**flow/config.mk**
```make
export PLATFORM = sky130hd
export DESIGN_NAME = labyrinth_car
export DESIGN_NICKNAME = labyrinth_car
export VERILOG_FILES = /design/flow/design.v
export SDC_FILE = /design/flow/constraint.sdc
export NUM_CORES = 4
export LEC_CHECK = 0
export ABC_AREA = 1
export CAP_MARGIN = 20
export CORE_ASPECT_RATIO = 0.9
export CORE_MARGIN = 2
export CORE_UTILIZATION = 72
export CTS_CLUSTER_DIAMETER = 202
export GPL_ROUTABILITY_DRIVEN = 0
export PLACE_DENSITY_LB_ADDON = 0.14
export SETUP_SLACK_MARGIN = 0.63
export SLEW_MARGIN = 40
```
**flow/run.sh**
```bash
#!/bin/bash
# the make line also repeats each setting of config.mk as NAME=value (left out here)
make -C /OpenROAD-flow-scripts/flow DESIGN_CONFIG=/design/flow/config.mk WORK_HOME=/design/flow/orfs CLKGATE_MAP_FILE= finish
```
**flow/constraint.sdc**
```tcl
create_clock -name core_clock -period 4.73 [get_ports {clk}]
set_input_delay 0.9460 -clock core_clock [delete_from_list [all_inputs] [get_ports {clk}]]
set_output_delay 0.9460 -clock core_clock [all_outputs]
set_load 0.01 [all_outputs]
```
**flow/design.v**
```verilog
module UART_Tx
(
   input       i_Clock		,
   input       i_Reset		,	 
   input       i_TX_DV		,
   input [7:0] i_TX_Byte	,
   output reg  o_TX_Serial	,
   output      o_TX_Done
 );
  parameter CLKS_PER_BIT =       5;
  parameter IDLE         =  3'b000;
  parameter TX_START_BIT =  3'b001;
  parameter TX_DATA_BITS =  3'b010;
  parameter TX_STOP_BIT  =  3'b011;
  parameter CLEANUP      =  3'b100;
  reg [ 2:0] r_SM_Main     ;
  reg [12:0] r_Clock_Count ;
  reg [ 2:0] r_Bit_Index   ;
  reg [ 7:0] r_TX_Data     ;
  reg        r_TX_Done     ;
  reg        r_TX_Active   ;
  always @(posedge i_Clock)
  begin
    if (i_Reset)
    begin
      r_SM_Main     <= IDLE;
      r_Clock_Count <= 0;
      r_Bit_Index   <= 0;
      r_TX_Data     <= 0;
      r_TX_Done     <= 1'b0;
      r_TX_Active   <= 1'b0;
      o_TX_Serial   <= 1'b1;
    end
    else
    case (r_SM_Main)
      IDLE :
        begin
          o_TX_Serial   <= 1'b1;          
          r_TX_Done     <= 1'b0;
          r_Clock_Count <= 0;
          r_Bit_Index   <= 0;
          if (i_TX_DV)
          begin
            r_TX_Active <= 1'b1;
            r_TX_Data   <= i_TX_Byte;
            r_SM_Main   <= TX_START_BIT;
          end
          else
            r_SM_Main <= IDLE;
        end  
      TX_START_BIT :
        begin
          o_TX_Serial <= 1'b0;
          if (r_Clock_Count < CLKS_PER_BIT-1)
          begin
            r_Clock_Count <= r_Clock_Count + 1;
            r_SM_Main     <= TX_START_BIT;
          end
          else
          begin
            r_Clock_Count <= 0;
            r_SM_Main     <= TX_DATA_BITS;
          end
        end  
      TX_DATA_BITS :
        begin
          o_TX_Serial <= r_TX_Data[r_Bit_Index];
          if (r_Clock_Count < CLKS_PER_BIT-1)
          begin
            r_Clock_Count <= r_Clock_Count + 1;
            r_SM_Main     <= TX_DATA_BITS;
          end
          else
          begin
            r_Clock_Count <= 0;
            if (r_Bit_Index < 7)
            begin
              r_Bit_Index <= r_Bit_Index + 1;
              r_SM_Main   <= TX_DATA_BITS;
            end
            else
            begin
              r_Bit_Index <= 0;
              r_SM_Main   <= TX_STOP_BIT;
            end
          end
        end  
      TX_STOP_BIT :
        begin
          o_TX_Serial <= 1'b1;
          if (r_Clock_Count < CLKS_PER_BIT-1)
          begin
            r_Clock_Count <= r_Clock_Count + 1;
            r_SM_Main     <= TX_STOP_BIT;
          end
          else
          begin
            r_TX_Done     <= 1'b1;
            r_Clock_Count <= 0;
            r_SM_Main     <= CLEANUP;
            r_TX_Active   <= 1'b0;
          end
        end  
      CLEANUP :
        begin
          r_TX_Done <= 1'b1;
          r_SM_Main <= IDLE;
        end
      default :
        r_SM_Main <= IDLE;
    endcase
  end
  assign o_TX_Done   = r_TX_Done;
endmodule
module hcsr04
(
	input  					clk			,
	input  					rst			,	 
	input  					echoPin		,	 
	output reg 				trigPin		,	 
	output wire [11:0]	o_distance	, 	 
	output reg 				M_end				 
);
localparam [11:0] TRIG_LEN    = 12'd5;      
localparam [11:0] PERIOD      = 12'd3000;   
localparam [11:0] COUNTER_1CM = 12'd4;      
reg [11:0] 	counter			 ;  
reg [11:0]	echoHighCounter ;  
reg [11:0]  distance;
reg [11:0]  cnt_n;
reg [11:0]  dist_n;
reg         mend_n;
always@(posedge clk)
begin
	if (rst)
	begin
		counter         <= 0;
		echoHighCounter <= 0;
		distance        <= 0;
		M_end           <= 0;
		trigPin         <= 0;
	end
	else
	begin
		cnt_n  = counter + 1;
		dist_n = distance;
		mend_n = M_end;
		if(cnt_n <= TRIG_LEN)
			trigPin <= 1;
		else
			trigPin <= 0;
		if(echoPin)
			echoHighCounter <= echoHighCounter + 1;
		else
		begin
			if(echoHighCounter!=0)
			begin
				dist_n = echoHighCounter;
				echoHighCounter <= 0;
				if(dist_n >= 5*COUNTER_1CM && dist_n <= 180*COUNTER_1CM) mend_n = 1;
				else mend_n = 0;
			end
		end
		if(cnt_n == PERIOD)
		begin
			cnt_n  = 0;
			mend_n = 0;
		end
		counter  <= cnt_n;
		distance <= dist_n;
		M_end    <= mend_n;
	end
end
assign o_distance = distance;
endmodule
module PWM_generator
(
	input 					clk	,
	input 					rst	,	 
	input  		[27:0] 	duty	,	 
	output reg 	[ 3:0] 	IN			 
);
reg [12:0] counter;
reg [12:0] cnt_n;
always@(posedge clk)
begin
	if (rst)
	begin
		counter <= 0;
		IN      <= 4'b0000;
	end
	else
	begin
		cnt_n = counter + 1;
		if(cnt_n <= 62*duty[6:0])
			IN[0] <= 1;
		else
			IN[0] <= 0;
		if(cnt_n <= 62*duty[13:7])
			IN[1] <= 1;
		else
			IN[1] <= 0;
		if(cnt_n <= 62*duty[20:14])
			IN[2] <= 1;
		else
			IN[2] <= 0;
		if(cnt_n <= 62*duty[27:21])
			IN[3] <= 1;
		else
			IN[3] <= 0;
		if(cnt_n == 6200)
			counter <= 0;
		else
			counter <= cnt_n;
	end
end
endmodule
module algoritamKretanja
(
	input 				clk,
	input 				rst,		 
	input 		 [11:0] USR,		 
	input 		 [11:0]	USL,		 
	input 		 [11:0]	USM,		 
	input 				endR,		 
	input 				endL,		 
	input 				endM,		 
	output 	reg			TxEnable,	 
	output 	reg [ 7:0] 	TxData,		 
	output 	reg [27:0]	duty,		 
	output 	reg led,
	output 	reg buzzer
);
localparam [16:0] IDLE_WAIT     = 17'd50000;    
localparam [16:0] SENDINIT_WAIT = 17'd105;      
localparam [ 6:0] SENDINIT_MSG2 = 7'd100;       
localparam [ 6:0] SENDINIT_END  = 7'd101;
localparam [16:0] WAIT_LEFT     = 17'd3001;     
localparam [11:0] SEND_PERIOD   = 12'd3000;     
localparam [16:0] straight      = 17'd70500;    
localparam [16:0] turningTime   = 17'd55000;    
localparam [16:0] pause         = 17'd50000;    
localparam [16:0] turnTime      = 17'd80000;    
localparam [16:0] END_BLINK     = 17'd25000;    
localparam [ 5:0] numberOfMeasures = 6'd32;     
localparam        SHIFT         = 2;            
reg [16:0] 	statesCounter 	 ;	 
reg [11:0] 	counterSending 	 ;	 
reg [ 6:0] 	countSendingINIT ;	 
reg [16:0]  countSendingTurns;	 
reg [ 7:0] distanceL ;
reg [ 7:0] distanceD ;
reg [ 7:0] distanceS ;
reg [ 7:0]  initS	 ;		 
reg 		initEnd	 ;		 
reg [ 5:0]  NMeasures;		 
reg [13:0]	sum		 ;		 
reg [ 2:0] 	STATE;
parameter IDLE 				= 3'b000;
parameter INIT 				= 3'b001;
parameter sendingINIT 		= 3'b010;
parameter STRAIGHT 			= 3'b011;
parameter turningRIGHT 		= 3'b100;
parameter turningLEFT		= 3'b101;
parameter TURN 				= 3'b110;
parameter END 				= 3'b111;
parameter initialization 	= 3'd1;
parameter turnedRight 		= 3'd2;
parameter turnedLeft 		= 3'd3;
parameter turned 			= 3'd4;
reg [7:0] turns;	 
reg [7:0] turning;	 
reg [2:0] index;	 
wire rightBigger;
wire leftBigger;
wire centralSmaller9;
wire centralBigger43;
assign rightBigger = distanceD > 21;
assign leftBigger = distanceL > 21;
assign centralBigger43 = distanceS > 43;
assign centralSmaller9 = distanceS <= 9;
reg endR_q, endL_q, endM_q;
reg [ 5:0] nm_n;
reg [ 7:0] ds_n;
reg [13:0] sum_n;
always@(posedge clk)
begin
	if (rst)
	begin
		endR_q    <= 0;
		endL_q    <= 0;
		endM_q    <= 0;
		distanceD <= 0;
		distanceL <= 0;
		distanceS <= 0;
		NMeasures <= 0;
		sum       <= 0;
		initS     <= 0;
		initEnd   <= 0;
	end
	else
	begin
		endR_q <= endR;
		endL_q <= endL;
		endM_q <= endM;
		if (endR && !endR_q)
			distanceD <= USR >> SHIFT;
		if (endL && !endL_q)
			distanceL <= USL >> SHIFT;
		if (endM && !endM_q)
		begin
			if(STATE == INIT)
			begin
				nm_n  = NMeasures + 1;
				ds_n  = USM >> SHIFT;
				sum_n = sum + ds_n;
				NMeasures <= nm_n;
				distanceS <= ds_n;
				sum       <= sum_n;
				if(nm_n == numberOfMeasures)
				begin
					initS   <= sum_n >> 5;	 
					initEnd <= 1;
				end
			end
			else
			begin
				sum       <= 0;
				NMeasures <= 0;
				distanceS <= USM >> SHIFT;
				initEnd   <= 0;
			end
		end
	end
end
reg [16:0] sc_n;
reg [ 2:0] idx_n;
reg [ 7:0] turns_n;
reg [ 7:0] turning_n;
always@(posedge clk)
begin
	if (rst)
	begin
		STATE         <= IDLE;
		duty          <= 28'd0;
		statesCounter <= 0;
		index         <= 0;
		turns         <= 0;
		turning       <= 0;
		led           <= 0;
		buzzer        <= 0;
	end
	else
	begin
		sc_n      = statesCounter;
		idx_n     = index;
		turns_n   = turns;
		turning_n = turning;
		case(STATE)
			IDLE:
			begin
				sc_n = statesCounter + 1;
				duty <= {7'd0, 7'd0, 7'd0, 7'd0};
				if(sc_n == IDLE_WAIT)
				begin
					STATE <= INIT;
					sc_n  = 0;
				end
			end
			INIT:
			begin
				duty <= {7'd0, 7'd0, 7'd0, 7'd0};
				if(initEnd) STATE <= sendingINIT;
			end
			sendingINIT:
			begin
				duty <= {7'd0, 7'd0, 7'd0, 7'd0};
				sc_n = statesCounter + 1;
				if(statesCounter == SENDINIT_WAIT)
				begin
					STATE <= STRAIGHT;
					sc_n  = 0;
				end
			end
			STRAIGHT:
			begin
				if(turning[index]==0)
				begin
					if(!leftBigger && !rightBigger && !centralSmaller9) followLeft;
					else if(leftBigger && centralBigger43 && distanceD > 11 && !rightBigger) STATE <= END;
					else if(leftBigger || rightBigger)
					begin
						if(centralBigger43)		 
						begin
							idx_n = index + 1;
							turning_n[idx_n] = 0;
							turns_n[idx_n] = leftBigger ? 1'b0 : 1'b1;
						end
						STATE <= leftBigger ? turningLEFT : turningRIGHT;
					end
					else if(!leftBigger && !rightBigger && centralSmaller9)
						STATE <= TURN;
				end
				else	 
				begin
					case({rightBigger, leftBigger, centralBigger43})
						3'b110:
						begin
							idx_n = index - 1;
							if(turns[index] == 1)
								STATE <= turningRIGHT;
							else
								STATE <= turningLEFT;
						end
						3'b100: STATE <= turningRIGHT;
						3'b010:
						begin
							sc_n = statesCounter + 1;
							if(sc_n == WAIT_LEFT)
							begin
								STATE <= turningLEFT;
								sc_n  = 0;
							end
						end
						3'b000:
						begin
							if(centralSmaller9) STATE <= TURN;
						end
						3'b101, 3'b001: followLeft;
						3'b011: followRight;
						default: ;
					endcase
				end
			end
			turningLEFT:
			begin
				sc_n = statesCounter + 1;
				if(statesCounter <= straight)
					duty <= {7'd60, 7'd60, 7'd0, 7'd0};
				else if(statesCounter > straight && statesCounter < straight + turningTime)
					duty <= {7'd80, 7'd0, 7'd0, 7'd0};
				else if (statesCounter == straight + turningTime)
				begin
					sc_n  = 0;
					STATE <= IDLE;
					duty  <= {7'd0, 7'd0, 7'd0, 7'd0};
				end
			end
			turningRIGHT:
			begin
				sc_n = statesCounter + 1;
				if(statesCounter <= straight)
					duty <= {7'd60, 7'd60, 7'd0, 7'd0};
				else if(statesCounter > straight && statesCounter < straight + turningTime)
					duty <= {7'd0, 7'd80, 7'd0, 7'd0};
				else if (statesCounter == straight + turningTime)
				begin
					sc_n  = 0;
					STATE <= IDLE;
					duty  <= {7'd0, 7'd0, 7'd0, 7'd0};
				end
			end
			TURN:
			begin
				sc_n = statesCounter + 1;
				if(statesCounter <= pause)
					duty <= {7'd0, 7'd0, 7'd0, 7'd0};
				else if(statesCounter > pause && statesCounter < pause + turnTime)
					duty <= {7'd0, 7'd65, 7'd75, 7'd0};
				else if (statesCounter == pause + turnTime)
				begin
					sc_n  = 0;
					STATE <= IDLE;
					turning_n[index] = 1;
				end
			end
			END:
			begin
				duty <= {7'd0, 7'd0, 7'd0, 7'd0};
				sc_n = statesCounter + 1;
				if(statesCounter == END_BLINK)
				begin
					led    <= !led;
					buzzer <= !buzzer;
					sc_n   = 0;
				end
			end
			default:
				STATE <= IDLE;
		endcase
		statesCounter <= sc_n;
		index         <= idx_n;
		turns         <= turns_n;
		turning       <= turning_n;
	end
end
task followLeft;
	begin
		if(distanceL == 11)	  duty <= {7'd55, 7'd55, 7'd0, 7'd0};
		if(distanceL < 11) 	  duty <= {7'd55, 7'd65, 7'd0, 7'd0};
		else if(distanceL > 11) duty <= {7'd65, 7'd55, 7'd0, 7'd0};
	end
endtask
task followRight;
	begin
		if(distanceD == 11)	  duty <= {7'd55, 7'd55, 7'd0, 7'd0};
		if(distanceD < 11) 	  duty <= {7'd65, 7'd55, 7'd0, 7'd0};
		else if(distanceD > 11) duty <= {7'd55, 7'd65, 7'd0, 7'd0};
	end
endtask
reg [ 6:0] csi_n;
reg [16:0] cst_n;
always@(posedge clk)
begin
	if (rst)
	begin
		TxEnable          <= 0;
		TxData            <= 0;
		counterSending    <= 0;
		countSendingINIT  <= 0;
		countSendingTurns <= 0;
	end
	else
	case(STATE)
		sendingINIT:
		begin
			csi_n = countSendingINIT + 1;
			countSendingINIT <= csi_n;
			if(csi_n == 1)
			begin
				TxData 	<= initialization;
				TxEnable <= 1;
			end
			else if(csi_n == SENDINIT_MSG2)
			begin
				TxData 	<= initS;
				TxEnable <= 1;
			end
			else if(csi_n == SENDINIT_END)
			begin
				TxEnable 		 <= 0;
				counterSending	 <= 0;
			end
			else TxEnable <= 0;
		end
		STRAIGHT:
		begin
			countSendingTurns <= 0;
			if(counterSending == SEND_PERIOD)
			begin
				TxData 			 <= distanceS;
				TxEnable 		 <= 1;
				counterSending	 <= 0;
				countSendingINIT <= 0;
			end
			else
			begin
				counterSending <= counterSending + 1;
				TxEnable <= 0;
			end
		end
		turningLEFT, turningRIGHT:
		begin
			cst_n = countSendingTurns + 1;
			countSendingTurns <= cst_n;
			if(cst_n <= straight)	 
			begin
				if(counterSending == SEND_PERIOD)
				begin
					TxData 			<= distanceS;
					TxEnable 		<= 1;
					counterSending	<= 0;
				end
				else
				begin
					counterSending <= counterSending + 1;
					TxEnable <= 0;
				end
			end
			else
			begin
				if(TxData != ((STATE == turningLEFT) ? turnedLeft : turnedRight))	 
				begin
					TxData 	<= (STATE == turningLEFT) ? turnedLeft : turnedRight;
					TxEnable <= 1;
				end
				else TxEnable <= 0;
			end
		end
		TURN:
		begin
			if(TxData != turned)
			begin
				TxData 	<= turned;
				TxEnable <= 1;
			end
			else TxEnable <= 0;
		end
		default: ;
	endcase
end
endmodule
module labyrinth_car
(
	input  		 clk	,
	input  		 rst	,	 
	input  		 echoR,
	input  		 echoL,
	input  		 echoM,
	output 		 trigR,	 
	output 		 trigL,
	output 		 trigM,
	output 		 Tx	,
	output [3:0] motors_PWM,
	output 		 led,
	output 		 buzzer
);
wire [ 7:0] dataTransmit;
wire 			TxEnable 	;
wire [11:0] distanceR	;
wire [11:0] distanceL	;
wire [11:0] distanceM	;
wire 			endR 			;
wire 			endL			;
wire 			endM			;
wire [27:0]	duty			;
UART_Tx UART_Transmitter(
	.i_Clock(clk)        	,
	.i_Reset(rst)        	,
	.i_TX_DV(TxEnable)     	,
	.i_TX_Byte(dataTransmit),
	.o_TX_Serial(Tx) 		,
	.o_TX_Done()
);
algoritamKretanja AK
(
	.clk(clk)		,
	.rst(rst)		,
	.USR(distanceR),
	.USL(distanceL),
	.USM(distanceM),
	.endR(endR)		,
	.endL(endL)		,
	.endM(endM)		,
	.TxEnable(TxEnable)	,
	.TxData(dataTransmit),
	.duty(duty),
	.led(led),
	.buzzer(buzzer)
);
hcsr04 UltrasonicR
(
	.clk(clk)		,
	.rst(rst)		,
	.echoPin(echoR),
	.trigPin(trigR),
	.o_distance(distanceR),
	.M_end(endR)
);
hcsr04 UltrasonicL
(
	.clk(clk)		,
	.rst(rst)		,
	.echoPin(echoL),
	.trigPin(trigL),
	.o_distance(distanceL),
	.M_end(endL)
);
hcsr04 UltrasonicM
(
	.clk(clk)		,
	.rst(rst)		,
	.echoPin(echoM),
	.trigPin(trigM),
	.o_distance(distanceM),
	.M_end(endM)
);
PWM_generator PWM
(
	.clk(clk)	,
	.rst(rst)	,
	.duty(duty)	,
	.IN(motors_PWM)
);
endmodule
```
==> impl_metrics.ini, run 1 <==
; yosys + openroad results
[status]
status = finished with violations
layout.failed_checks = setup timing

[synth]
yosys.area_share.simple_pct = 26.1
floorplan.nets = 3087
yosys.stat.seqShare_pct = 31.4
topCellsByArea = sky130_fd_sc_hd__dfxtp_1 31%, sky130_fd_sc_hd__ha_1 10%, sky130_fd_sc_hd__nand2_1 9.3%
yosys.area.top_type_share_pct = 31.4
synthDistinctLibCells = 61
synthDominantAreaCellType = sky130_fd_sc_hd__dfxtp_1
yosys.area_share.aoi_pct = 13.8
yosysChipArea_mm2 = 0.0206
synth-cells-yosys = 2859
synthesized_area_per_cell_um2 = 7.21
muxShareOfSynthArea_pct = 0
synth-warning-count = 4
synthTopCellsByCount = 512 x sky130_fd_sc_hd__nand2_1, 374 x sky130_fd_sc_hd__inv_1, 337 x sky130_fd_sc_hd__nor2_1
synth_logic_family = simple AND/OR/NAND/NOR gates
post_synth_instance_area_mm2 = 0.0206
synth-xor-area-share_pct = 4.46
synth_top_cell_by_count = sky130_fd_sc_hd__nand2_1
edf_count = 0
ys.flops = 323
synthFlopType = sky130_fd_sc_hd__dfxtp_1
synthesis.instances = 2859
postSynth.asyncResetShare_pct = 0
synth.cellmix.adderShare_pct = 15.6

[worst_setup_path]
worstReg2RegEnd = PWM.IN[3]$_SDFF_PP0_
timing.critical_path.slowest_cell_delay_ns = 0.54
criticalPathCategory = reg2reg
critical_register_to_register_path_startpoint = AK.duty[25]$_SDFFE_PP0P_
cp_data_arrival_time_ns = 5.33
worst_path_most_repeated_cell = sky130_fd_sc_hd__nand2_1
ff2ff_setup_slack_ns = -0.15
crit_path_capture_type = flip-flop
worstSetupPathDepth = 22
path_cells = inv_2, fa_1, inv_1, fa_1, inv_1, fa_1, inv_1, ha_4, a21oi_1, nand2_1, a21oi_2, nor2_2, o21ai_1, nand2_1, nand2_1, nand2_2, a21oi_4, xor2_2, ha_4, a21oi_2, nand2_1, a21oi_2
worst_setup_path_endpoint = PWM.IN[3]$_SDFF_PP0_
critPathMaxFanout = 6
critPathBufInv = 4
critical-path-slowest-cell = sky130_fd_sc_hd__fa_1
crit_path_start_kind = flip-flop
cp_top_family = adder cells
required_ns = 5.18
reg2reg_path_depth = 22
startpoint = AK.duty[25]$_SDFFE_PP0P_

[placement]
placedCellCount = 3167
numPortBuffers = 14
hpwl_um = 35600
dpl_worst_slack_ns = 0.247

[power]
p_clk_uw = 2900
total_sequential_power_uw = 2780
power.switching_fraction_pct = 23.1
power_density_mw_per_mm2 = 259
power_top_consumer = the clock network
final_total_pwr_uw = 5940
internal_power_uw = 4570
share_seq_of_total_power_pct = 46.8
power_frac_comb_pct = 4.3
power_frac_clock_pct = 48.9
ir_drop_mv = 0.268
static-leakage-power_uw = 0.00999
total_switching_power_uw = 1370
comb_cell_power_uw = 257

[floorplan]
core_mm2 = 0.0280
die-height_um = 164
num_rows = 58
initCoreUtil_pct = 73.6
die_area_mm2 = 0.0300
die_x_um = 182
ioPinCount = 15

[timing]
timing.max_slew.rel_slack_pct = 40.9
final.setup.worst_slack_ns = -0.154
setup_viol = 1
hold_viol = 0
max_freq_mhz = 205
rsz0062_at_grt = yes
hold_ws_ns = 0.428
report.final.slew_viol_count = 0
final.setup_skew_ns = 0.0178
final.min_clock_period_ns = 4.88
timing_worst_slew_pin_value_ns = 0.885
timing.setup.tns_ns = -0.154
fin_crit_sh_pct = 103

[detailed_routing]
totalWireLength_um = 54700
drt_iter0_drc = 1746
drt-pass1-iter-count = 7
antenna-diode-count = 0
post_drt_wl_per_cell_um = 16.7
drc = 0
route.antenna.remaining_nets = 0
vias = 19954
detail_route.vias_per_cell = 6.08

[grt]
first_pass_grt_wire_length_um = 85300
grt_antenna_before_repair = 0
groute.usage.overall_pct = 33.9
overflow = 0
grt_pass1_vias = 18620
largest_net_degree_at_the_start_of_global_routing = 88

[min_path]
hold_path.class = reg2reg
worstHoldStart = UART_Transmitter.r_SM_Main[1]$_DFF_P_
timing.hold.worst_path_depth = 2
worst_hold_path.endpoint = UART_Transmitter.r_SM_Main[0]$_DFF_P_

[final_layout]
synthesis_to_layout_area_growth_pct = 11.3
layout.nets = 3122
finalNonFillerCells = 3281

[clocking]
count_of_clock_tree_sinks = 323
ctsHoldBuffers = 0
htree_num_levels = 2
tritoncts.num_buffers = 35
worst_case_clock_buffer_depth = 3
clock-root-buffer = sky130_fd_sc_hd__clkbuf_16
clkSlewWorstSetupHoldPaths_ns = 0.06
clk-insertion-delay-late_ns = 0.54
cts_tree = built

[run]
warning_count = 64
max_cap_viol_count = 0
==> layer usage <==
layer / up-vias / GRT usage (%) / wire length (µm)
met4: 0 / 13.4 / 2490
met3: 286 / 4.61 / 4410
li1: 9460 / - / -
met2: 1010 / 59.7 / 25900
met5: - / 0 / 0
met1: 9198 / 42.3 / 21900
==> stage by stage <==
stage               area, µm²  util, %
floorplan               20700        -
global placement        21100     75.2
detailed placement      21100     75.2
CTS                     22700     80.9
global route            22900     81.9
finish                  22900     81.9
==> layout make-up <==
cell class,count,area (µm²)
Fill cell,1793,5080
Sequential cell,323,6510
Tap cell,360,450
Inverter,389,1470
Timing Repair Buffer,73,584
Clock inverter,18,262
Multi-Input combinational cell,2072,12700
Clock buffer,46,967
==> what timing repair did <==
action,4_1_cts,5_1_grt
gates resized,57,33
hold endpoints to repair,0,0
setup endpoints to repair,4,4
buffers inserted,31,19
gates cloned,0,0
pin swaps,55,50
==> run 2: changes to the inputs <==
CORE_ASPECT_RATIO = default   (was 0.9)
CORE_UTILIZATION = 70   (was 72)
CTS_CLUSTER_DIAMETER = default   (was 202)
PLACE_DENSITY_LB_ADDON = default   (was 0.14)
SETUP_SLACK_MARGIN = default   (was 0.63)
SLEW_MARGIN = 20   (was 40)
clock period = 4.31 ns   (was 4.73 ns; I/O delays follow)
==> run 2 against run 1 <==
Against the previous run:
- core utilization fell by 2.9 points
- worst setup slack improved by 0.024 ns
- power rose by 8.0%
- the layout still fails its checks (setup timing)
==> impl_metrics.ini, run 2 <==
; yosys + openroad results
[status]
status = finished with violations
layout.failed_checks = setup timing

[worst_setup_path]
required_ns = 4.75
crit_path_capture_type = flip-flop
critical_register_to_register_path_startpoint = AK.duty[9]$_SDFFE_PP0P_
worst_setup_path_endpoint = PWM.IN[1]$_SDFF_PP0_
critPathMaxFanout = 5
crit_path_start_kind = flip-flop
worstReg2RegEnd = PWM.IN[1]$_SDFF_PP0_
path_cells = inv_2, fa_1, inv_1, fa_1, inv_1, fa_1, inv_1, ha_4, nand3_2, nand2_2, a21oi_2, o21bai_1, nand2_1, nand2_1, a21oi_2, xor2_1, ha_1, nand3_1, or4_4, a21oi_2
reg2reg_path_depth = 20
worstSetupPathDepth = 20
ff2ff_setup_slack_ns = -0.13
cp_top_family = adder cells
cp_data_arrival_time_ns = 4.88
startpoint = AK.duty[9]$_SDFFE_PP0P_
critical-path-slowest-cell = sky130_fd_sc_hd__or4_4
timing.critical_path.slowest_cell_delay_ns = 0.54
critPathBufInv = 4
criticalPathCategory = reg2reg

[synth]
synth-xor-area-share_pct = 4.46
synthFlopType = sky130_fd_sc_hd__dfxtp_1
floorplan.nets = 3087
synth-cells-yosys = 2859
yosys.area_share.simple_pct = 26.1
synthDistinctLibCells = 61
yosys.area_share.aoi_pct = 13.8
synth_top_cell_by_count = sky130_fd_sc_hd__nand2_1
synthDominantAreaCellType = sky130_fd_sc_hd__dfxtp_1
yosysChipArea_mm2 = 0.0206
edf_count = 0
synth_logic_family = simple AND/OR/NAND/NOR gates
postSynth.asyncResetShare_pct = 0
synth-warning-count = 4
topCellsByArea = sky130_fd_sc_hd__dfxtp_1 31%, sky130_fd_sc_hd__ha_1 10%, sky130_fd_sc_hd__nand2_1 9.3%
yosys.area.top_type_share_pct = 31.4
synthesized_area_per_cell_um2 = 7.21
muxShareOfSynthArea_pct = 0
synthesis.instances = 2859
post_synth_instance_area_mm2 = 0.0206
yosys.stat.seqShare_pct = 31.4
synth.cellmix.adderShare_pct = 15.6
synthTopCellsByCount = 512 x sky130_fd_sc_hd__nand2_1, 374 x sky130_fd_sc_hd__inv_1, 337 x sky130_fd_sc_hd__nor2_1
ys.flops = 323

[floorplan]
num_rows = 62
die_area_mm2 = 0.0308
core_mm2 = 0.0289
die-height_um = 176
ioPinCount = 15
initCoreUtil_pct = 71.4
die_x_um = 176

[power]
power_frac_comb_pct = 4.2
final_total_pwr_uw = 6420
total_switching_power_uw = 1470
internal_power_uw = 4950
static-leakage-power_uw = 0.00997
ir_drop_mv = 0.315
power_frac_clock_pct = 48.2
total_sequential_power_uw = 3060
p_clk_uw = 3090
comb_cell_power_uw = 269
power.switching_fraction_pct = 22.9
power_top_consumer = the clock network
share_seq_of_total_power_pct = 47.6
power_density_mw_per_mm2 = 282

[detailed_routing]
drt-pass1-iter-count = 6
totalWireLength_um = 49700
drc = 0
route.antenna.remaining_nets = 0
vias = 19160
antenna-diode-count = 0
detail_route.vias_per_cell = 5.79
post_drt_wl_per_cell_um = 15.0
drt_iter0_drc = 1368

[timing]
final.setup.worst_slack_ns = -0.130
fin_crit_sh_pct = 103
timing.setup.tns_ns = -0.201
final.min_clock_period_ns = 4.44
max_freq_mhz = 225
timing.max_slew.rel_slack_pct = 36.4
rsz0062_at_grt = yes
timing_worst_slew_pin_value_ns = 0.947
hold_viol = 0
report.final.slew_viol_count = 0
setup_viol = 3
final.setup_skew_ns = 0.0252

[clocking]
count_of_clock_tree_sinks = 323
htree_num_levels = 2
clock-root-buffer = sky130_fd_sc_hd__clkbuf_16
clk-insertion-delay-late_ns = 0.53
worst_case_clock_buffer_depth = 3
clkSlewWorstSetupHoldPaths_ns = 0.06
tritoncts.num_buffers = 36
cts_tree = built

[grt]
global_route.peak_usage_layer = met2
grt_antenna_before_repair = 0
groute.usage.overall_pct = 31.9
met2_usage_pct = 55.4
first_pass_grt_wire_length_um = 83700
grtUsageMet1_pct = 40.9
largest_net_degree_at_the_start_of_global_routing = 78
overflow = 0
grt_pass1_vias = 18420
globalRouteMet3Util_pct = 3.98

[placement]
numPortBuffers = 14
hpwl_um = 35500
post_dp_cell_area_mm2 = 0.0213
dpl_worst_slack_ns = -0.205

[min_path]
hold_path.class = reg2reg
worst_hold_path.endpoint = UART_Transmitter.r_Clock_Count[10]$_SDFFE_PP0P_
worstHoldStart = UART_Transmitter.r_Clock_Count[10]$_SDFFE_PP0P_
timing.hold.worst_path_depth = 2

[final_layout]
synthesis_to_layout_area_growth_pct = 10.6
layout.nets = 3127
fin_area_mm2 = 0.0228

[run]
warning_count = 65
max_cap_viol_count = 0
## run 2: area by class of cell
cell class	count	area, µm²
well taps	384	480
inverters	389	1460
multi-input cells	2072	12500
clock buffers	53	1060
repair buffers	77	618
clock inverters	9	138
fillers	2126	6070
flip-flops and latches	323	6480
## run 2: per-stage QoR
| step | utilization, % | std cells | hold slack [ns] |
|---|---|---|---|
| final | 79.0 | 3307 | 0.438 |
| after global routing | 79.0 | 3307 | 0.456 |
| after CTS | 78.6 | 3304 | 0.439 |
| after detailed placement | 73.9 | 3234 | 0.429 |
| after global placement | 73.9 | 3234 | 0.404 |
| after floorplan | - | 2859 | 0.393 |
## run 2: repair_timing
| item | 4_1_cts | 5_1_grt |
|---|---|---|
| setup endpoints to repair | 4 | 4 |
| pin swaps | 25 | 42 |
| setup buffers | 8 | 3 |
| hold buffers | 0 | 0 |
| gates resized | 24 | 34 |
## run 2: metal layers
| metal | part of all wire (%) | vias up |
|---|---|---|
| met2 | 48 | 717 |
| met3 | 6.0 | 139 |
| li1 | - | 9485 |
| met4 | 2.8 | 0 |
| met5 | 0 | - |
| met1 | 43 | 8819 |
==> run 3: changes to the inputs <==
ABC_AREA = 0   (was 1)
CORE_UTILIZATION = 52   (was 70)
PLACE_DENSITY_LB_ADDON = 0.01   (was default)
TNS_END_PERCENT = 100   (was default)
clock period = 7.73 ns   (was 4.31 ns; I/O delays follow)
==> run 3 against run 2 <==
Against the previous run:
- the run now finishes clean
- worst setup slack improved by 2.9 ns
- die area rose by 33%
- sequential power fell by 45%
- non-clock buffer count fell by 51
- via count fell by 12%
- sequential share of layout area rose by 0.73 points
- clock-buffer cell count fell by 2
- global-route usage fell by 8.8 points
- register-to-register slack improved by 2.9 ns
- cell count fell by 11%
==> impl_metrics.ini, run 3 <==
; yosys + openroad results
[status]
status = timing/DRC/antenna clean

[detailed_routing]
drc = 0
drt_iter0_drc = 977
totalWireLength_um = 47300
route.antenna.remaining_nets = 0
detail_route.vias_per_cell = 5.72
vias = 16871
antenna-diode-count = 0
post_drt_wl_per_cell_um = 16.1
drt-pass1-iter-count = 5

[synth]
floorplan.nets = 2681
synth_top_cell_by_count = sky130_fd_sc_hd__dfxtp_1
ys.flops = 323
yosys.area_share.aoi_pct = 16.1
synth.cellmix.adderShare_pct = 15.7
synth-cells-yosys = 2453
synthDominantAreaCellType = sky130_fd_sc_hd__dfxtp_1
muxShareOfSynthArea_pct = 3.01
synth-xor-area-share_pct = 5.69
synthTopCellsByCount = 323 x sky130_fd_sc_hd__dfxtp_1, 269 x sky130_fd_sc_hd__nor2_1, 236 x sky130_fd_sc_hd__nand2_1
postSynth.asyncResetShare_pct = 0
synthFlopType = sky130_fd_sc_hd__dfxtp_1
yosysChipArea_mm2 = 0.0205
edf_count = 0
yosys.area_share.simple_pct = 22.3
topCellsByArea = sky130_fd_sc_hd__dfxtp_1 32%, sky130_fd_sc_hd__ha_1 10%, sky130_fd_sc_hd__fa_1 5.6%
synthesized_area_per_cell_um2 = 8.34
yosys.stat.seqShare_pct = 31.6
post_synth_instance_area_mm2 = 0.0205
synthDistinctLibCells = 98
yosys.area.top_type_share_pct = 31.6
synth_logic_family = simple AND/OR/NAND/NOR gates
synthesis.instances = 2453
synth-warning-count = 4

[floorplan]
initCoreUtil_pct = 52.8
core_mm2 = 0.0387
die_area_mm2 = 0.0409
die_x_um = 202
ioPinCount = 15
die-height_um = 202
num_rows = 72

[worst_setup_path]
ff2ff_setup_slack_ns = 2.75
cp_data_arrival_time_ns = 5.44
crit_path_start_kind = flip-flop
worstReg2RegEnd = PWM.IN[2]$_SDFF_PP0_
worst_path_most_repeated_cell = sky130_fd_sc_hd__inv_1
timing.critical_path.slowest_cell_delay_ns = 0.53
critPathMaxFanout = 5
critPathBufInv = 5
worstSetupPathDepth = 23
cp_top_family = adder cells
path_cells = inv_1, fa_1, inv_1, fa_1, inv_1, fa_1, inv_1, ha_1, inv_1, nor2_1, nor2_1, o21bai_1, a21oi_1, o21bai_1, a21oi_1, xor2_1, ha_1, and4_1, nand4_1, or3_1, nand2_1, a21oi_1, a211oi_1
required_ns = 8.18
critical_register_to_register_path_startpoint = AK.duty[16]$_SDFFE_PP0P_
critical-path-slowest-cell = sky130_fd_sc_hd__fa_1
crit_path_capture_type = flip-flop
startpoint = AK.duty[16]$_SDFFE_PP0P_
reg2reg_path_depth = 23
criticalPathCategory = reg2reg
worst_setup_path_endpoint = PWM.IN[2]$_SDFF_PP0_

[placement]
numPortBuffers = 14
placedCellCount = 2880
hpwl_um = 33600
dpl_worst_slack_ns = 2.80

[clocking]
cts_tree = built
htree_num_levels = 2
clkSlewWorstSetupHoldPaths_ns = 0.06
clk-insertion-delay-late_ns = 0.56
clock-root-buffer = sky130_fd_sc_hd__clkbuf_16
ctsHoldBuffers = 0
worst_case_clock_buffer_depth = 3
tritoncts.num_buffers = 38
cts-resized-gates = 0
cts_setup_buffers = 0
count_of_clock_tree_sinks = 323

[timing]
timing.setup.tns_ns = 0
hold_viol = 0
fin_crit_sh_pct = 64.5
final.min_clock_period_ns = 4.98
max_freq_mhz = 201
final.setup_skew_ns = 0.0241
final.setup.worst_slack_ns = 2.75
rsz0062_at_grt = no
report.final.slew_viol_count = 0
timing_worst_slew_pin_value_ns = 1.06
setup_viol = 0
timing.max_slew.rel_slack_pct = 29.4

[power]
power_frac_clock_pct = 50.3
comb_cell_power_uw = 134
power_density_mw_per_mm2 = 166
power.switching_fraction_pct = 22.8
p_clk_uw = 1850
ir_drop_mv = 0.154
power_frac_comb_pct = 3.6
internal_power_uw = 2840
share_seq_of_total_power_pct = 46.0
power_top_consumer = the clock network
static-leakage-power_uw = 0.00887
total_switching_power_uw = 840
total_sequential_power_uw = 1690

[min_path]
worst_hold_path.endpoint = UART_Transmitter.r_SM_Main[0]$_DFF_P_
hold_path.class = reg2reg
worstHoldStart = UART_Transmitter.r_SM_Main[1]$_DFF_P_
timing.hold.worst_path_depth = 2

[final_layout]
nFillCells = 3562
layout.area.seq_mm2 = 0.00647
finalNonFillerCells = 2947
synthesis_to_layout_area_growth_pct = 8.30
layout.nets = 2630
logic_area_mm2 = 0.0129

[grt]
grt_antenna_before_repair = 0
first_pass_grt_wire_length_um = 79100
overflow = 0
grt_pass1_vias = 15795
groute.usage.overall_pct = 23.1
largest_net_degree_at_the_start_of_global_routing = 143

[run]
max_cap_viol_count = 0
warning_count = 63
==> run 3: area by class of cell <==
type,count,area share (%)
well taps,518,2.93
flip-flops and latches,323,29.2
multi-input cells,1845,58.1
inverters,168,2.85
repair buffers,26,1.11
clock buffers,51,4.83
clock inverters,16,0.954
==> run 3: layer usage <==
metal | share of wire, % | GRT usage, % | up-vias
met5 | 0 | 0 | -
met4 | 2.4 | 7.40 | 0
met3 | 4.8 | 3.56 | 78
met2 | 46 | 37.2 | 313
met1 | 47 | 31.7 | 7974
li1 | - | - | 8506
==> run 3: metrics by stage <==
step / hold slack, ns / util (%) / power, µW / cell area, µm²
2_1_floorplan: 0.393 / - / 1820 / 20500
3_3_place_gp: 0.415 / 53.9 / 1860 / 20900
3_5_place_dp: 0.416 / 53.9 / 1860 / 20900
4_1_cts: 0.431 / 57.2 / 3730 / 22200
5_1_grt: 0.443 / 57.2 / 3800 / 22200
6_report: 0.427 / 57.2 / 3680 / 22200
==> run 4: changes to the inputs <==
ABC_AREA = default   (was 0)
CORE_UTILIZATION = 40   (was 52)
GPL_ROUTABILITY_DRIVEN = default   (was 0)
PLACE_DENSITY_LB_ADDON = default   (was 0.01)
TNS_END_PERCENT = default   (was 100)
clock period = 4.87 ns   (was 7.73 ns; I/O delays follow)
==> run 4 against run 3 <==
Against the previous run:
- largest power group unchanged
- core utilization down 12 points
- critical path depth down 2
- die area rose by 29%
- highest routed layer unchanged
- critical endpoint is now PWM.IN[0]$_SDFF_PP0_
- global-route usage shrank 5.4 points
- first-iteration DRC count increased by 10%
- via count up 0.84%
- clock skew fell by 0.0075 ns
- register-to-register slack lost 2.6 ns
- maximum frequency up 6.0%
==> impl_metrics.ini, run 4 <==
; yosys + openroad results
[detailed_routing]
totalWireLength_um = 48000
drc = 0
post_drt_wl_per_cell_um = 15.4
antenna-diode-count = 0
detail_route.vias_per_cell = 5.45
drt-pass1-iter-count = 5
vias = 17013
route.antenna.remaining_nets = 0
drt_iter0_drc = 1077

[worst_setup_path]
crit_path_start_kind = flip-flop
cp_data_arrival_time_ns = 5.17
path_cells = fa_1, fa_1, inv_2, fa_1, inv_2, ha_4, nor2b_4, o21ai_2, a21oi_2, o21ai_1, nand2b_1, a21o_1, a21oi_2, xor2_1, ha_1, and4_4, nand4_1, or3_4, nand2_2, a21oi_1, a211oi_1
crit_path_capture_type = flip-flop
startpoint = AK.duty[1]$_SDFFE_PP0P_
worstSetupPathDepth = 21
critical-path-slowest-cell = sky130_fd_sc_hd__fa_1
critical_register_to_register_path_startpoint = AK.duty[1]$_SDFFE_PP0P_
worst_setup_path_endpoint = PWM.IN[0]$_SDFF_PP0_
criticalPathCategory = reg2reg
critPathMaxFanout = 4
ff2ff_setup_slack_ns = 0.17
reg2reg_path_depth = 21
worstReg2RegEnd = PWM.IN[0]$_SDFF_PP0_
timing.critical_path.slowest_cell_delay_ns = 0.54
critPathBufInv = 2
required_ns = 5.33
cp_top_family = adder cells
worst_path_most_repeated_cell = sky130_fd_sc_hd__fa_1

[grt]
grt_antenna_before_repair = 0
first_pass_grt_wire_length_um = 79500
globalRouteMet3Util_pct = 2.52
global_route.peak_usage_layer = met2
grt_pass1_vias = 16145
met2_usage_pct = 29.0
overflow = 0
largest_net_degree_at_the_start_of_global_routing = 138
grtUsageMet1_pct = 23.7
groute.usage.overall_pct = 17.7

[placement]
dpl_worst_slack_ns = -0.159
hpwl_um = 33900
gpl_congestion = 0.865
numPortBuffers = 14

[floorplan]
initCoreUtil_pct = 40.7
die_area_mm2 = 0.0530
die-height_um = 230
num_rows = 82
core_mm2 = 0.0503
ioPinCount = 15
die_x_um = 230

[power]
internal_power_uw = 4530
power_frac_comb_pct = 3.6
static-leakage-power_uw = 0.00900
power.switching_fraction_pct = 22.5
final_total_pwr_uw = 5850
power_top_consumer = the clock network
total_switching_power_uw = 1320
power_density_mw_per_mm2 = 258
p_clk_uw = 2950
ir_drop_mv = 0.272
share_seq_of_total_power_pct = 45.9
comb_cell_power_uw = 212
power_frac_clock_pct = 50.5
total_sequential_power_uw = 2680

[run]
max_cap_viol_count = 0
warning_count = 63

[min_path]
hold_path.class = reg2reg
worst_hold_path.endpoint = UART_Transmitter.r_SM_Main[0]$_DFF_P_
worstHoldStart = UART_Transmitter.r_SM_Main[1]$_DFF_P_
timing.hold.worst_path_depth = 2

[synth]
synth_top_cell_by_count = sky130_fd_sc_hd__dfxtp_1
postSynth.asyncResetShare_pct = 0
yosys.area_share.simple_pct = 22.3
ys.flops = 323
synth-cells-yosys = 2453
synth-warning-count = 4
synthDominantAreaCellType = sky130_fd_sc_hd__dfxtp_1
synth-xor-area-share_pct = 5.69
yosys.area.top_type_share_pct = 31.6
synthDistinctLibCells = 98
synthTopCellsByCount = 323 x sky130_fd_sc_hd__dfxtp_1, 269 x sky130_fd_sc_hd__nor2_1, 236 x sky130_fd_sc_hd__nand2_1
synth.cellmix.adderShare_pct = 15.7
post_synth_instance_area_mm2 = 0.0205
yosysChipArea_mm2 = 0.0205
yosys.area_share.aoi_pct = 16.1
synth_logic_family = simple AND/OR/NAND/NOR gates
floorplan.nets = 2681
topCellsByArea = sky130_fd_sc_hd__dfxtp_1 32%, sky130_fd_sc_hd__ha_1 10%, sky130_fd_sc_hd__fa_1 5.6%
synthFlopType = sky130_fd_sc_hd__dfxtp_1
yosys.stat.seqShare_pct = 31.6
edf_count = 0
muxShareOfSynthArea_pct = 3.01
synthesis.instances = 2453
synthesized_area_per_cell_um2 = 8.34

[status]
status = timing/DRC/antenna clean

[timing]
timing.max_slew.rel_slack_pct = 31.5
final.setup.worst_slack_ns = 0.167
max_freq_mhz = 213
timing_worst_slew_pin_value_ns = 1.03
hold_viol = 0
final.setup_skew_ns = 0.0166
report.final.slew_viol_count = 0
final.min_clock_period_ns = 4.70
setup_viol = 0
fin_crit_sh_pct = 96.6

[final_layout]
layout.nets = 2650
logic_area_mm2 = 0.0130
synthesis_to_layout_area_growth_pct = 10.9
nFillCells = 4945
layout.area.seq_mm2 = 0.00649

[clocking]
clkSlewWorstSetupHoldPaths_ns = 0.06
tritoncts.num_buffers = 39
htree_num_levels = 2
count_of_clock_tree_sinks = 323
worst_case_clock_buffer_depth = 3
ctsHoldBuffers = 0
cts_tree = built
clock-root-buffer = sky130_fd_sc_hd__clkbuf_16
clk-insertion-delay-late_ns = 0.55
-- run 4: timing repair --
item	in CTS	in global routing
pin swaps	1	41
gates cloned	0	0
buffers inserted	0	13
endpoints found under the setup margin	3	4
gates resized	4	56
-- run 4: layer usage --
layer / vias to the layer above / wire length [µm] / part of all wire [%]
li1: 8553 / - / -
met1: 8076 / 22700 / 47
met2: 302 / 22300 / 46
met3: 82 / 1730 / 3.6
met4: 0 / 1260 / 2.6
met5: - / 0 / 0
-- run 4: area by class of cell --
type                       count  area share (%)
clock buffer                  55            5.01
clock inverter                16           0.794
inverter                     168            2.78
multi-input combinational   1845            57.4
sequential                   323            28.6
tap                          672            3.71
timing repair buffer          45            1.70
-- run 4: metrics by stage --
stage | cells | utilization, % | hold WS (ns) | area [µm²] | setup TNS, ns
after detailed placement | 3040 | 42.0 | 0.419 | 21100 | -0.159
after floorplan | 2453 | - | 0.393 | 20500 | 0
after global placement | 3040 | 42.0 | 0.407 | 21100 | 0
final | 3124 | 45.1 | 0.428 | 22700 | 0
after global routing | 3124 | 45.1 | 0.467 | 22700 | -0.126
after CTS | 3111 | 44.6 | 0.432 | 22400 | 0
==> run 5: changes to the inputs <==
CORE_UTILIZATION = 18   (was 40)
clock period = 15.4 ns   (was 4.87 ns; I/O delays follow)
==> run 5 against run 4 <==
Against the previous run:
- still clean on timing, DRC and antenna
- wire length fell by 1.8%
- non-clock buffer count shrank 21
- hold slack lost 0.0061 ns
- clock skew shrank 0.0050 ns
- combinational power fell by 69%
- sequential cell count stayed put
- area after synthesis did not move
- clock power shrank 68%
- cell area grew 2.8%
- worst setup slack gained 10 ns
- register-to-register slack better by 10 ns
- largest power group unchanged
- highest routed layer is now met5
==> impl_metrics.ini, run 5 <==
; yosys + openroad results
[status]
status = timing/DRC/antenna clean

[power]
static-leakage-power_uw = 0.00883
ir_drop_mv = 0.0667
power.switching_fraction_pct = 22.9
p_clk_uw = 931
share_seq_of_total_power_pct = 46.0
total_switching_power_uw = 422
power_frac_comb_pct = 3.6
power_frac_clock_pct = 50.4
power_top_consumer = the clock network
internal_power_uw = 1420
power_density_mw_per_mm2 = 79.2
comb_cell_power_uw = 66.3
total_sequential_power_uw = 849
final_total_pwr_uw = 1850

[grt]
grt_pass1_vias = 15431
grt_antenna_before_repair = 1
groute.usage.overall_pct = 7.93
globalRouteMet3Util_pct = 1.53
global_route.peak_usage_layer = met2
first_pass_grt_wire_length_um = 78900
overflow = 0
met2_usage_pct = 12.3
grtUsageMet1_pct = 11.3
largest_net_degree_at_the_start_of_global_routing = 106

[timing]
max_freq_mhz = 199
fin_crit_sh_pct = 32.6
timing.setup.tns_ns = 0
timing_worst_slew_pin_value_ns = 1.01
timing.max_slew.rel_slack_pct = 32.6
final.setup_skew_ns = 0.0116
final.min_clock_period_ns = 5.03
rsz0062_at_grt = no
hold_viol = 0
setup_viol = 0
report.final.slew_viol_count = 0

[worst_setup_path]
reg2reg_path_depth = 23
worstReg2RegEnd = PWM.IN[3]$_SDFF_PP0_
worst_setup_path_endpoint = PWM.IN[3]$_SDFF_PP0_
worstSetupPathDepth = 23
ff2ff_setup_slack_ns = 10.37
cp_top_family = adder cells
critical_register_to_register_path_startpoint = AK.duty[23]$_SDFFE_PP0P_
worst_path_most_repeated_cell = sky130_fd_sc_hd__inv_1
startpoint = AK.duty[23]$_SDFFE_PP0P_
critical-path-slowest-cell = sky130_fd_sc_hd__fa_1
criticalPathCategory = reg2reg
critPathBufInv = 5
critPathMaxFanout = 4
timing.critical_path.slowest_cell_delay_ns = 0.52
cp_data_arrival_time_ns = 5.46
crit_path_start_kind = flip-flop
path_cells = inv_1, fa_1, inv_1, fa_1, inv_1, fa_1, inv_1, ha_1, inv_1, nor2_1, nor2_1, o21bai_1, a21oi_1, o21bai_1, a21oi_1, xor2_1, ha_1, and4_1, nand4_1, or3_1, nand2_1, a21oi_1, a211oi_1
crit_path_capture_type = flip-flop
required_ns = 15.83

[min_path]
timing.hold.worst_path_depth = 2
hold_path.class = reg2reg
worst_hold_path.endpoint = UART_Transmitter.r_SM_Main[0]$_DFF_P_
worstHoldStart = UART_Transmitter.r_SM_Main[1]$_DFF_P_

[detailed_routing]
route.antenna.remaining_nets = 0
post_drt_wl_per_cell_um = 12.0
drt-pass1-iter-count = 5
antenna-diode-count = 0
detail_route.vias_per_cell = 4.25
vias = 16655
drt_iter0_drc = 1052
drc = 0
totalWireLength_um = 47100

[clocking]
cts-resized-gates = 0
clkSlewWorstSetupHoldPaths_ns = 0.06
ctsHoldBuffers = 0
count_of_clock_tree_sinks = 323
worst_case_clock_buffer_depth = 3
tritoncts.num_buffers = 34
clock-root-buffer = sky130_fd_sc_hd__clkbuf_16
cts_tree = built
htree_num_levels = 2
cts_setup_buffers = 0
clk-insertion-delay-late_ns = 0.55

[synth]
synth-warning-count = 4
synthesis.instances = 2453
yosys.area.top_type_share_pct = 31.6
synth_top_cell_by_count = sky130_fd_sc_hd__dfxtp_1
yosys.area_share.aoi_pct = 16.1
muxShareOfSynthArea_pct = 3.01
synth-xor-area-share_pct = 5.69
synth_logic_family = simple AND/OR/NAND/NOR gates
synthTopCellsByCount = 323 x sky130_fd_sc_hd__dfxtp_1, 269 x sky130_fd_sc_hd__nor2_1, 236 x sky130_fd_sc_hd__nand2_1
synthDistinctLibCells = 98
yosys.stat.seqShare_pct = 31.6
synthFlopType = sky130_fd_sc_hd__dfxtp_1
yosys.area_share.simple_pct = 22.3
post_synth_instance_area_mm2 = 0.0205
synthesized_area_per_cell_um2 = 8.34
ys.flops = 323
synth.cellmix.adderShare_pct = 15.7
yosysChipArea_mm2 = 0.0205
floorplan.nets = 2681
edf_count = 0
postSynth.asyncResetShare_pct = 0
synth-cells-yosys = 2453
topCellsByArea = sky130_fd_sc_hd__dfxtp_1 32%, sky130_fd_sc_hd__ha_1 10%, sky130_fd_sc_hd__fa_1 5.6%
synthDominantAreaCellType = sky130_fd_sc_hd__dfxtp_1

[floorplan]
ioPinCount = 15
core_mm2 = 0.113
initCoreUtil_pct = 18.2
die-height_um = 341
num_rows = 123
die_area_mm2 = 0.116
die_x_um = 341

[run]
max_cap_viol_count = 0
warning_count = 63

[placement]
gpl_congestion = 0.828
numPortBuffers = 14
hpwl_um = 33300

[final_layout]
logic_area_mm2 = 0.0129
nFillCells = 12506
layout.nets = 2624
synthesis_to_layout_area_growth_pct = 14.0
layout.area.seq_mm2 = 0.00647
run 5: per-layer routing:
layer,wire (µm),vias to the layer above
li1,-,8507
met1,23700,7824
met2,20600,257
met3,2000,65
met4,835,2
met5,7,-
run 5: metrics by stage:
step	hold WS, ns	cell area (µm²)	instances	utilization (%)	setup WS [ns]
detailed placement	0.413	22100	3860	19.6	9.84
floorplan	0.393	20500	2453	-	10.81
global route	0.474	23300	3921	20.7	9.98
finish	0.422	23300	3921	20.7	10.37
CTS	0.429	23300	3921	20.7	10.27
global placement	0.407	22100	3860	19.6	9.84
run 5: area by class of cell:
type,instances,area share (%)
repair buffers,24,0.939
multi-input cells,1845,55.2
flip-flops and latches,323,27.7
well taps,1500,8.05
clock buffers,44,4.07
inverters,168,2.70
clock inverters,17,1.27
==> run 6: changes to the inputs <==
ABC_AREA = 1   (was default)
CAP_MARGIN = 10   (was 20)
CELL_PAD_IN_SITES_DETAIL_PLACEMENT = 1   (was default)
CORE_ASPECT_RATIO = 0.79   (was default)
CORE_MARGIN = 10   (was 2)
CORE_UTILIZATION = 64   (was 18)
CTS_CLUSTER_DIAMETER = 205   (was default)
GPL_ROUTABILITY_DRIVEN = 1   (was default)
GPL_TIMING_DRIVEN = 0   (was default)
MAX_ROUTING_LAYER = met5   (was default)
MIN_ROUTING_LAYER = met2   (was default)
SLEW_MARGIN = 15   (was 20)
clock period = 10.0 ns   (was 15.4 ns; I/O delays follow)
==> run 6 against run 5 <==
Against the previous run:
- the run now fails in clock tree synthesis
- die area shrank 66%
- area after synthesis is 0.71% higher
- synthesized cell count grew 17%
==> impl_metrics.ini, run 6 <==
; implementation run metrics
[synth]
synth_logic_family = simple AND/OR/NAND/NOR gates
edf_count = 0
synth.cellmix.adderShare_pct = 15.6
synth-xor-area-share_pct = 4.46
ys.flops = 323
synthDistinctLibCells = 61
synthesis.instances = 2859
synth_top_cell_by_count = sky130_fd_sc_hd__nand2_1
yosys.area_share.aoi_pct = 13.8
synth-warning-count = 4
yosysChipArea_mm2 = 0.0206
muxShareOfSynthArea_pct = 0
floorplan.nets = 3087
post_synth_instance_area_mm2 = 0.0206
topCellsByArea = sky130_fd_sc_hd__dfxtp_1 31%, sky130_fd_sc_hd__ha_1 10%, sky130_fd_sc_hd__nand2_1 9.3%
synthFlopType = sky130_fd_sc_hd__dfxtp_1
yosys.stat.seqShare_pct = 31.4
synth-cells-yosys = 2859
synthTopCellsByCount = 512 x sky130_fd_sc_hd__nand2_1, 374 x sky130_fd_sc_hd__inv_1, 337 x sky130_fd_sc_hd__nor2_1
yosys.area.top_type_share_pct = 31.4
postSynth.asyncResetShare_pct = 0
synthDominantAreaCellType = sky130_fd_sc_hd__dfxtp_1
yosys.area_share.simple_pct = 26.1
synthesized_area_per_cell_um2 = 7.21

[status]
haltStage = clock tree synthesis
status = aborted with a tool error
tool.error = [ERROR DPL-0033] detailed placement checks failed during check placement.

[floorplan]
die_x_um = 222
die_area_mm2 = 0.0398
initCoreUtil_pct = 64.8
core_mm2 = 0.0318
num_rows = 58
die-height_um = 179
ioPinCount = 15

[placement]
hpwl_um = 64500
gpl_congestion = 0.991
numPortBuffers = 13
dpl_worst_slack_ns = 4.30
## run 6: per-stage QoR
| stage | area [µm²] | std cells | hold WS [ns] | power (µW) |
|---|---|---|---|---|
| global placement | 21300 | 3292 | 0.401 | 1470 |
| detailed placement | 21300 | 3292 | 0.445 | 1480 |
| floorplan | 20600 | 2859 | 0.393 | 1420 |
==> run 7: changes to the inputs <==
CAP_MARGIN = 20   (was 10)
CELL_PAD_IN_SITES_DETAIL_PLACEMENT = default   (was 1)
CORE_ASPECT_RATIO = default   (was 0.79)
CORE_MARGIN = 2   (was 10)
CORE_UTILIZATION = 72   (was 64)
CTS_CLUSTER_DIAMETER = default   (was 205)
GPL_ROUTABILITY_DRIVEN = 0   (was 1)
GPL_TIMING_DRIVEN = default   (was 0)
MAX_ROUTING_LAYER = default   (was met5)
MIN_ROUTING_LAYER = default   (was met2)
PLACE_DENSITY_LB_ADDON = 0.14   (was default)
SETUP_SLACK_MARGIN = 0.64   (was default)
SLEW_MARGIN = 20   (was 15)
clock period = 4.46 ns   (was 10.0 ns; I/O delays follow)
==> run 7 against run 6 <==
Against the previous run:
- the layout now fails its checks (setup timing)
- area after synthesis unchanged
- synthesized cell count unchanged
- die area decreased by 25%
==> impl_metrics.ini, run 7 <==
; yosys + openroad results
[grt]
grt_pass1_vias = 18534
first_pass_grt_wire_length_um = 85000
groute.usage.overall_pct = 33.1
largest_net_degree_at_the_start_of_global_routing = 75
overflow = 0
grt_antenna_before_repair = 0

[min_path]
hold_path.class = reg2reg
worstHoldStart = UART_Transmitter.r_SM_Main[1]$_DFF_P_
timing.hold.worst_path_depth = 2
worst_hold_path.endpoint = UART_Transmitter.r_SM_Main[0]$_DFF_P_

[floorplan]
num_rows = 61
initCoreUtil_pct = 73.6
die_area_mm2 = 0.0300
die_x_um = 173
die-height_um = 173
core_mm2 = 0.0280
ioPinCount = 15

[power]
p_clk_uw = 2880
static-leakage-power_uw = 0.00974
share_seq_of_total_power_pct = 48.4
power_density_mw_per_mm2 = 271
total_switching_power_uw = 1420
power_frac_comb_pct = 4.2
final_total_pwr_uw = 6090
power_top_consumer = sequential cells
power_frac_clock_pct = 47.3
internal_power_uw = 4670
ir_drop_mv = 0.321
power.switching_fraction_pct = 23.4
comb_cell_power_uw = 258
total_sequential_power_uw = 2950

[clocking]
htree_num_levels = 2
worst_case_clock_buffer_depth = 3
clock-root-buffer = sky130_fd_sc_hd__clkbuf_16
clkSlewWorstSetupHoldPaths_ns = 0.06
ctsHoldBuffers = 0
count_of_clock_tree_sinks = 323
tritoncts.num_buffers = 35
clk-insertion-delay-late_ns = 0.54
cts_tree = built

[synth]
synth_top_cell_by_count = sky130_fd_sc_hd__nand2_1
yosys.area_share.aoi_pct = 13.8
ys.flops = 323
yosys.area.top_type_share_pct = 31.4
synth_logic_family = simple AND/OR/NAND/NOR gates
muxShareOfSynthArea_pct = 0
yosys.stat.seqShare_pct = 31.4
synthesized_area_per_cell_um2 = 7.21
postSynth.asyncResetShare_pct = 0
yosys.area_share.simple_pct = 26.1
synth-cells-yosys = 2859
edf_count = 0
yosysChipArea_mm2 = 0.0206
synthesis.instances = 2859
synthDominantAreaCellType = sky130_fd_sc_hd__dfxtp_1
synth.cellmix.adderShare_pct = 15.6
synthDistinctLibCells = 61
post_synth_instance_area_mm2 = 0.0206
topCellsByArea = sky130_fd_sc_hd__dfxtp_1 31%, sky130_fd_sc_hd__ha_1 10%, sky130_fd_sc_hd__nand2_1 9.3%
synth-xor-area-share_pct = 4.46
synthFlopType = sky130_fd_sc_hd__dfxtp_1
synthTopCellsByCount = 512 x sky130_fd_sc_hd__nand2_1, 374 x sky130_fd_sc_hd__inv_1, 337 x sky130_fd_sc_hd__nor2_1
floorplan.nets = 3087
synth-warning-count = 4

[detailed_routing]
drc = 0
drt-pass1-iter-count = 7
detail_route.vias_per_cell = 5.89
post_drt_wl_per_cell_um = 15.5
antenna-diode-count = 0
vias = 19206
drt_iter0_drc = 1764
route.antenna.remaining_nets = 0
totalWireLength_um = 50600

[final_layout]
final_core_util_pct = 80.3
synthesis_to_layout_area_growth_pct = 9.13
layout.nets = 3086
nFillCells = 1973
fin_area_mm2 = 0.0225

[worst_setup_path]
cp_top_family = adder cells
criticalPathCategory = reg2reg
critical-path-slowest-cell = sky130_fd_sc_hd__or4_1
critPathMaxFanout = 5
path_cells = inv_1, fa_1, inv_1, fa_1, inv_1, fa_1, inv_2, ha_4, a21oi_1, nand2_1, a21oi_1, o21bai_2, nand2_1, nand2_1, a21oi_2, xor2_1, ha_1, nand3_1, or4_1, a21oi_1
critPathBufInv = 4
timing.critical_path.slowest_cell_delay_ns = 0.55
worst_setup_path_endpoint = PWM.IN[1]$_SDFF_PP0_
crit_path_start_kind = flip-flop
cp_data_arrival_time_ns = 5.00
worstReg2RegEnd = PWM.IN[1]$_SDFF_PP0_
worstSetupPathDepth = 20
crit_path_capture_type = flip-flop
critical_register_to_register_path_startpoint = AK.duty[10]$_SDFFE_PP0P_
startpoint = AK.duty[10]$_SDFFE_PP0P_
reg2reg_path_depth = 20
required_ns = 4.91
ff2ff_setup_slack_ns = -0.09

[placement]
numPortBuffers = 14
dpl_worst_slack_ns = -0.0572
post_dp_cell_area_mm2 = 0.0212
hpwl_um = 35800

[status]
layout.failed_checks = setup timing
status = finished with violations

[timing]
hold_ws_ns = 0.428
fin_crit_sh_pct = 102
timing_worst_slew_pin_value_ns = 0.939
max_freq_mhz = 220
hold_viol = 0
setup_viol = 1
final.min_clock_period_ns = 4.55
final.setup_skew_ns = 0.0227
rsz0062_at_grt = yes
final.setup.worst_slack_ns = -0.0918
timing.max_slew.rel_slack_pct = 37.0
report.final.slew_viol_count = 0

[run]
max_cap_viol_count = 0
warning_count = 64
## run 7: per-stage QoR
step | TNS (ns) | instances
final | -0.0918 | 3260
after CTS | -0.0569 | 3257
after floorplan | 0 | 2859
after detailed placement | -0.0572 | 3189
after global routing | -0.449 | 3260
after global placement | 0 | 3189
## run 7: metal layers
| metal | vias up | global-route usage, % | part of all wire, % |
|---|---|---|---|
| met1 | 8917 | 41.1 | 42 |
| met5 | - | 0 | 0 |
| met4 | 0 | 12.3 | 3.6 |
| met2 | 740 | 58.7 | 49 |
| met3 | 170 | 4.22 | 6.0 |
| li1 | 9379 | - | - |
## run 7: final cells by class
class                           instances  area [µm²]  share of cell area [%]
Multi-Input combinational cell       2072       12600                    56.0
Sequential cell                       323        6510                    28.9
Inverter                              389        1470                    6.53
Clock buffer                           47         971                    4.32
Timing Repair Buffer                   37         310                    1.38
Tap cell                              378         473                    2.10
Clock inverter                         14         163                   0.723
## run 7: timing repair
action,in CTS,in global routing
gates resized,24,13
pin swaps,10,10
setup endpoints to repair,4,4
setup buffers,7,3
==> run 8: changes to the inputs <==
ABC_AREA = default   (was 1)
CAP_MARGIN = 25   (was 20)
CELL_PAD_IN_SITES_DETAIL_PLACEMENT = 2   (was default)
CORE_ASPECT_RATIO = 1.57   (was default)
CORE_MARGIN = 10   (was 2)
CORE_UTILIZATION = 43   (was 72)
CTS_CLUSTER_SIZE = 31   (was default)
GPL_TIMING_DRIVEN = 1   (was default)
HOLD_SLACK_MARGIN = 0.22   (was default)
MIN_ROUTING_LAYER = met1   (was default)
SETUP_SLACK_MARGIN = 1.6   (was 0.64)
SLEW_MARGIN = 30   (was 20)
TNS_END_PERCENT = 45   (was default)
clock period = 5.43 ns   (was 4.46 ns; I/O delays follow)
==> run 8 against run 7 <==
Against the previous run:
- worst setup slack better by 0.37 ns
- non-clock buffer count grew 24
- sequential power down 18%
- clock-buffer cell count grew 5
- clock power shrank 9.4%
- critical path type unchanged
- global-route usage decreased by 5.9 points
- clock skew grew 0.017 ns
- critical path depth increased by 3
- sequential cell count unchanged
- sequential share of layout area is 0.47 points lower
- highest routed layer unchanged
- synthesized cell count down 14%
- the run now finishes clean
- core utilization decreased by 32 points
==> impl_metrics.ini, run 8 <==
; yosys + openroad results
[timing]
report.final.slew_viol_count = 0
rsz0062_at_grt = yes
timing.setup.tns_ns = 0
final.setup_skew_ns = 0.0394
hold_viol = 0
final.min_clock_period_ns = 5.16
setup_viol = 0
hold_ws_ns = 0.460
max_freq_mhz = 194
fin_crit_sh_pct = 95.0
timing_worst_slew_pin_value_ns = 1.02
timing.max_slew.rel_slack_pct = 31.7

[grt]
overflow = 0
groute.usage.overall_pct = 27.2
first_pass_grt_wire_length_um = 127000
grt_antenna_before_repair = 0
grt_pass1_vias = 22322
largest_net_degree_at_the_start_of_global_routing = 148

[synth]
topCellsByArea = sky130_fd_sc_hd__dfxtp_1 32%, sky130_fd_sc_hd__ha_1 10%, sky130_fd_sc_hd__fa_1 5.6%
yosysChipArea_mm2 = 0.0205
floorplan.nets = 2681
synthesis.instances = 2453
synth_logic_family = simple AND/OR/NAND/NOR gates
yosys.stat.seqShare_pct = 31.6
edf_count = 0
synthFlopType = sky130_fd_sc_hd__dfxtp_1
postSynth.asyncResetShare_pct = 0
synthTopCellsByCount = 323 x sky130_fd_sc_hd__dfxtp_1, 269 x sky130_fd_sc_hd__nor2_1, 236 x sky130_fd_sc_hd__nand2_1
ys.flops = 323
synth_top_cell_by_count = sky130_fd_sc_hd__dfxtp_1
yosys.area_share.simple_pct = 22.3
muxShareOfSynthArea_pct = 3.01
synth-xor-area-share_pct = 5.69
post_synth_instance_area_mm2 = 0.0205
synth.cellmix.adderShare_pct = 15.7
synthDistinctLibCells = 98
synth-cells-yosys = 2453
synth-warning-count = 4
synthesized_area_per_cell_um2 = 8.34
yosys.area.top_type_share_pct = 31.6
synthDominantAreaCellType = sky130_fd_sc_hd__dfxtp_1
yosys.area_share.aoi_pct = 16.1

[final_layout]
finalNonFillerCells = 3075
final_core_util_pct = 48.3
layout.nets = 2664
synthesis_to_layout_area_growth_pct = 11.7

[power]
power_frac_clock_pct = 49.7
total_sequential_power_uw = 2410
p_clk_uw = 2610
ir_drop_mv = 0.264
power_top_consumer = the clock network
static-leakage-power_uw = 0.00902
power_frac_comb_pct = 4.4
internal_power_uw = 3930
power_density_mw_per_mm2 = 230
total_switching_power_uw = 1320
comb_cell_power_uw = 230
share_seq_of_total_power_pct = 45.9
final_total_pwr_uw = 5240
power.switching_fraction_pct = 25.1

[min_path]
worst_hold_path.endpoint = UART_Transmitter.r_Clock_Count[9]$_SDFFE_PP0P_
worstHoldStart = UART_Transmitter.r_Clock_Count[9]$_SDFFE_PP0P_
hold_path.class = reg2reg
timing.hold.worst_path_depth = 2

[worst_setup_path]
worstSetupPathDepth = 23
required_ns = 5.88
timing.critical_path.slowest_cell_delay_ns = 0.57
critPathMaxFanout = 5
worstReg2RegEnd = PWM.IN[2]$_SDFF_PP0_
critPathBufInv = 5
crit_path_capture_type = flip-flop
cp_data_arrival_time_ns = 5.61
reg2reg_path_depth = 23
criticalPathCategory = reg2reg
ff2ff_setup_slack_ns = 0.27
crit_path_start_kind = flip-flop
worst_setup_path_endpoint = PWM.IN[2]$_SDFF_PP0_
cp_top_family = adder cells
path_cells = inv_4, fa_1, inv_2, fa_1, inv_2, fa_1, inv_1, ha_1, inv_2, nor2_4, nor2_4, o21bai_4, a21oi_2, o21bai_1, a21oi_2, xor2_1, ha_1, and4_4, nand4_1, or3_4, nand2_2, a21oi_2, a211oi_2
startpoint = AK.duty[16]$_SDFFE_PP0P_
critical_register_to_register_path_startpoint = AK.duty[16]$_SDFFE_PP0P_
critical-path-slowest-cell = sky130_fd_sc_hd__fa_1

[detailed_routing]
vias = 19298
drc = 0
detail_route.vias_per_cell = 6.28
totalWireLength_um = 82700
route.antenna.remaining_nets = 0
drt-pass1-iter-count = 5
antenna-diode-count = 0
post_drt_wl_per_cell_um = 26.9
drt_iter0_drc = 1004

[floorplan]
core_mm2 = 0.0473
die_area_mm2 = 0.0569
initCoreUtil_pct = 43.3
die-height_um = 293
ioPinCount = 15
die_x_um = 194
num_rows = 100

[run]
max_cap_viol_count = 0
warning_count = 66

[placement]
hpwl_um = 50200
numPortBuffers = 14
placedCellCount = 2972

[clocking]
clkSlewWorstSetupHoldPaths_ns = 0.07
htree_num_levels = 2
worst_case_clock_buffer_depth = 3
ctsHoldBuffers = 0
cts_tree = built
clock-root-buffer = sky130_fd_sc_hd__clkbuf_16
clk-insertion-delay-late_ns = 0.56
tritoncts.num_buffers = 37
count_of_clock_tree_sinks = 323

[status]
status = timing/DRC/antenna clean
## run 8: area by class of cell
class | instances | area, µm²
multi-input cells | 1845 | 13200
clock buffers | 52 | 1060
inverters | 168 | 638
clock inverters | 14 | 139
fillers | 5027 | 24400
repair buffers | 61 | 507
well taps | 612 | 766
flip-flops and latches | 323 | 6510
## run 8: metal layers
metal | track usage (%) | up-vias | wire length [µm] | part of all wire, %
met4 | 16.4 | 0 | 5290 | 6.4
li1 | - | 8568 | - | -
met2 | 54.0 | 582 | 46300 | 56
met5 | 0 | - | 0 | 0
met3 | 3.15 | 339 | 2400 | 2.9
met1 | 25.7 | 9809 | 28700 | 35
## run 8: repair_timing
item | CTS | global route
buffers inserted | 24 | 13
setup endpoints to repair | 10 | 45
gates resized | 52 | 36
pin swaps | 54 | 50
## run 8: per-stage QoR
step,setup slack [ns],cell area (µm²)
floorplan,1.05,20600
global placement,0.837,21100
detailed placement,0.273,21100
CTS,0.580,22600
global route,0.128,22800
finish,0.273,22800
Power is estimated from default activity; no workload was simulated.
